Setup of v11:
==> flow/design.v <==
module contador_de_programa(
    input  wire       clk,
    input  wire       reset,
    input  wire [6:0] cantidad_instrucciones,
    output reg  [1:0] fase,
    output reg  [6:0] o_contador,
    output reg        done
);
wire [6:0] siguiente = o_contador + 7'd1;
always @(posedge clk) begin
    if (reset) begin
        fase       <= 2'd0;
        o_contador <= 7'd0;
        done       <= (cantidad_instrucciones == 7'd0);
    end else if (!done) begin
        if (fase == 2'd2) begin
            fase       <= 2'd0;
            o_contador <= siguiente;
            if (siguiente == cantidad_instrucciones)
                done <= 1'b1;
        end else begin
            fase <= fase + 2'd1;
        end
    end
end
endmodule
module unidad_control
(
    input  [3:0] instruction,
    output reg       write_enable_RB,
    output reg       read_ram,
    output reg       write_ram,
    output reg [3:0] alu_opcode,
    output reg       valido
);
always @* begin
    write_enable_RB = 1'b0;
    read_ram        = 1'b0;
    write_ram       = 1'b0;
    alu_opcode      = 4'b0000;
    valido          = 1'b1;
    case (instruction)
        4'b0000: begin write_enable_RB = 1'b1; alu_opcode = 4'b0000; end  
        4'b0001: begin write_enable_RB = 1'b1; alu_opcode = 4'b0001; end  
        4'b0010: begin write_enable_RB = 1'b1; alu_opcode = 4'b0010; end  
        4'b0011: begin write_enable_RB = 1'b1; alu_opcode = 4'b0110; end  
        4'b0100: begin write_enable_RB = 1'b1; alu_opcode = 4'b0111; end  
        4'b0101: begin write_enable_RB = 1'b1; alu_opcode = 4'b1100; end  
        4'b0110: write_ram = 1'b1;                                         
        4'b0111: read_ram  = 1'b1;                                         
        default: valido = 1'b0;                                            
    endcase
end
endmodule
module alu(
    input  [3:0]      op,
    input  [31:0]     din1_alu,
    input  [31:0]     din2_alu,
    output reg [31:0] result_alu
);
always @* begin
    case (op)
        4'b0000: result_alu = din1_alu & din2_alu;
        4'b0001: result_alu = din1_alu | din2_alu;
        4'b0010: result_alu = din1_alu + din2_alu;
        4'b0110: result_alu = din1_alu - din2_alu;
        4'b0111: result_alu = (din1_alu < din2_alu) ? 32'd1 : 32'd0;
        4'b1100: result_alu = ~(din1_alu | din2_alu);
        default: result_alu = 32'd0;
    endcase
end
endmodule
module banco_de_registros(
    input  wire        clk,
    input  wire        reset,
    input  wire [4:0]  read_address_1,
    input  wire [4:0]  read_address_2,
    input  wire [4:0]  write_address,
    input  wire [31:0] data_write,
    input  wire        write_enable,
    output wire [31:0] data_register_1,
    output wire [31:0] data_register_2
);
reg [31:0] mem [0:31];
function [31:0] valor_inicial(input [4:0] r);
    case (r)
        5'd0:  valor_inicial = 32'h000000DE;
        5'd1:  valor_inicial = 32'h0000006F;
        5'd2:  valor_inicial = 32'h00000064;
        5'd3:  valor_inicial = 32'h000000C8;
        5'd7:  valor_inicial = 32'h00000014;
        5'd8:  valor_inicial = 32'h00000015;
        5'd9:  valor_inicial = 32'h00000016;
        5'd10: valor_inicial = 32'h00000052;
        5'd11: valor_inicial = 32'h0000001B;
        5'd12: valor_inicial = 32'h7FFFFFF3;
        5'd16: valor_inicial = 32'h00000017;
        5'd17: valor_inicial = 32'h00000018;
        5'd18: valor_inicial = 32'h00000019;
        default: valor_inicial = 32'h00000000;
    endcase
endfunction
integer i;
always @(posedge clk) begin
    if (reset) begin
        for (i = 0; i < 32; i = i + 1)
            mem[i] <= valor_inicial(i[4:0]);
    end else if (write_enable) begin
        mem[write_address] <= data_write;
    end
end
assign data_register_1 = mem[read_address_1];
assign data_register_2 = mem[read_address_2];
endmodule
module ram(
    input  wire        clk,
    input  wire [31:0] address,
    input  wire [31:0] din,
    input  wire        write_enable,
    output wire [31:0] dout
);
reg [31:0] mem [0:31];
always @(posedge clk) begin
    if (write_enable)
        mem[address[4:0]] <= din;
end
assign dout = mem[address[4:0]];
endmodule
module jericalla_evolucion(
    input  wire        clk,
    input  wire        reset,
    input  wire [6:0]  cantidad_instrucciones,
    output wire [6:0]  imem_addr,
    input  wire [18:0] imem_data,
    output reg  [31:0] data_out,
    output reg         zf,
    output reg         valid,
    output wire        done
);
wire [1:0] fase;
wire [6:0] pc;
contador_de_programa contador_de_programa_inst(
    .clk(clk),
    .reset(reset),
    .cantidad_instrucciones(cantidad_instrucciones),
    .fase(fase),
    .o_contador(pc),
    .done(done)
);
assign imem_addr = pc;
wire       cu_we_rb, cu_read_ram, cu_write_ram, cu_valido;
wire [3:0] cu_alu_opcode;
unidad_control unidad_control_inst(
    .instruction(imem_data[18:15]),
    .write_enable_RB(cu_we_rb),
    .read_ram(cu_read_ram),
    .write_ram(cu_write_ram),
    .alu_opcode(cu_alu_opcode),
    .valido(cu_valido)
);
wire [31:0] rb_dr1, rb_dr2;
reg  [31:0] resultado;
reg        b1_we_rb, b1_read_ram, b1_write_ram, b1_valido;
reg [3:0]  b1_alu_opcode;
reg [4:0]  b1_rd;
reg [31:0] b1_dr1, b1_dr2;
reg        b2_we_rb, b2_valido;
reg [4:0]  b2_rd;
wire activo = !done;
banco_de_registros banco_de_registros_inst(
    .clk(clk),
    .reset(reset),
    .read_address_1(imem_data[9:5]),
    .read_address_2(imem_data[4:0]),
    .write_address(b2_rd),
    .data_write(resultado),
    .write_enable(activo && fase == 2'd2 && b2_we_rb),
    .data_register_1(rb_dr1),
    .data_register_2(rb_dr2)
);
wire [31:0] alu_result;
alu alu_inst(
    .op(b1_alu_opcode),
    .din1_alu(b1_dr1),
    .din2_alu(b1_dr2),
    .result_alu(alu_result)
);
wire [31:0] ram_dout;
ram ram_inst(
    .clk(clk),
    .address(b1_dr1),
    .din(b1_dr2),
    .write_enable(activo && fase == 2'd1 && b1_write_ram),
    .dout(ram_dout)
);
always @(posedge clk) begin
    if (reset) begin
        b1_we_rb  <= 1'b0;
        b1_read_ram <= 1'b0;
        b1_write_ram <= 1'b0;
        b1_valido <= 1'b0;
        b2_we_rb  <= 1'b0;
        b2_valido <= 1'b0;
        valid     <= 1'b0;
        zf        <= 1'b0;
    end else begin
        valid <= 1'b0;
        if (activo) begin
            case (fase)
                2'd0: begin
                    b1_we_rb      <= cu_we_rb;
                    b1_read_ram   <= cu_read_ram;
                    b1_write_ram  <= cu_write_ram;
                    b1_valido     <= cu_valido;
                    b1_alu_opcode <= cu_alu_opcode;
                    b1_rd         <= imem_data[14:10];
                    b1_dr1        <= rb_dr1;
                    b1_dr2        <= rb_dr2;
                end
                2'd1: begin
                    b2_we_rb  <= b1_we_rb;
                    b2_valido <= b1_valido;
                    b2_rd     <= b1_rd;
                    if (b1_read_ram)
                        resultado <= ram_dout;
                    else if (b1_write_ram)
                        resultado <= b1_dr2;
                    else
                        resultado <= alu_result;
                end
                default: begin
                    valid    <= b2_valido;
                    data_out <= resultado;
                    if (b2_we_rb)
                        zf <= (resultado == 32'd0);
                end
            endcase
        end
    end
end
endmodule
make LEC_CHECK=0 CAP_MARGIN=20 CORE_ASPECT_RATIO=0.96 CORE_MARGIN=2 CORE_UTILIZATION=72 CTS_CLUSTER_SIZE=13 GPL_ROUTABILITY_DRIVEN=0 GPL_TIMING_DRIVEN=1 HOLD_SLACK_MARGIN=0.17 MIN_ROUTING_LAYER=met1 SETUP_SLACK_MARGIN=0.54 SLEW_MARGIN=20 finish   # period 3.11 ns
run.sh (not shown) runs the stock make flow with config.mk's settings and CLKGATE_MAP_FILE=.
Ran to the end and failed final checks on setup timing: v11.
What v7 does differently from v11 at the input level:
- a change of SETUP_SLACK_MARGIN from 0.54 to -0.7
- a change of CTS_CLUSTER_SIZE from 13 to 40
- a change of GPL_ROUTABILITY_DRIVEN from 0 to 1
- a change of CORE_UTILIZATION from 72 to 65
- a change of the clock period (ns, I/O delays scaled along) from 3.11 to 9.67
--- outcome ---
- Only v11 has a problem, either failed checks or an aborted flow; the rest are clean.
- In v11 the implementation ran to completion but is not tape-out ready, as the final checks report setup timing.
- Compared v7 vs v11, and final period utilization is down in v7.
- v7 against v11: final setup slack of the worst path climbed 5.37 ns, fraction of power consumed by the clock network went up 1.5 points, hold slack +0.089 ns, share of power burned in registers up 1.2 points, horizontal extent of the die rose by about 5%.
Power figures rest on the tool's default switching activity, not on a simulated workload.
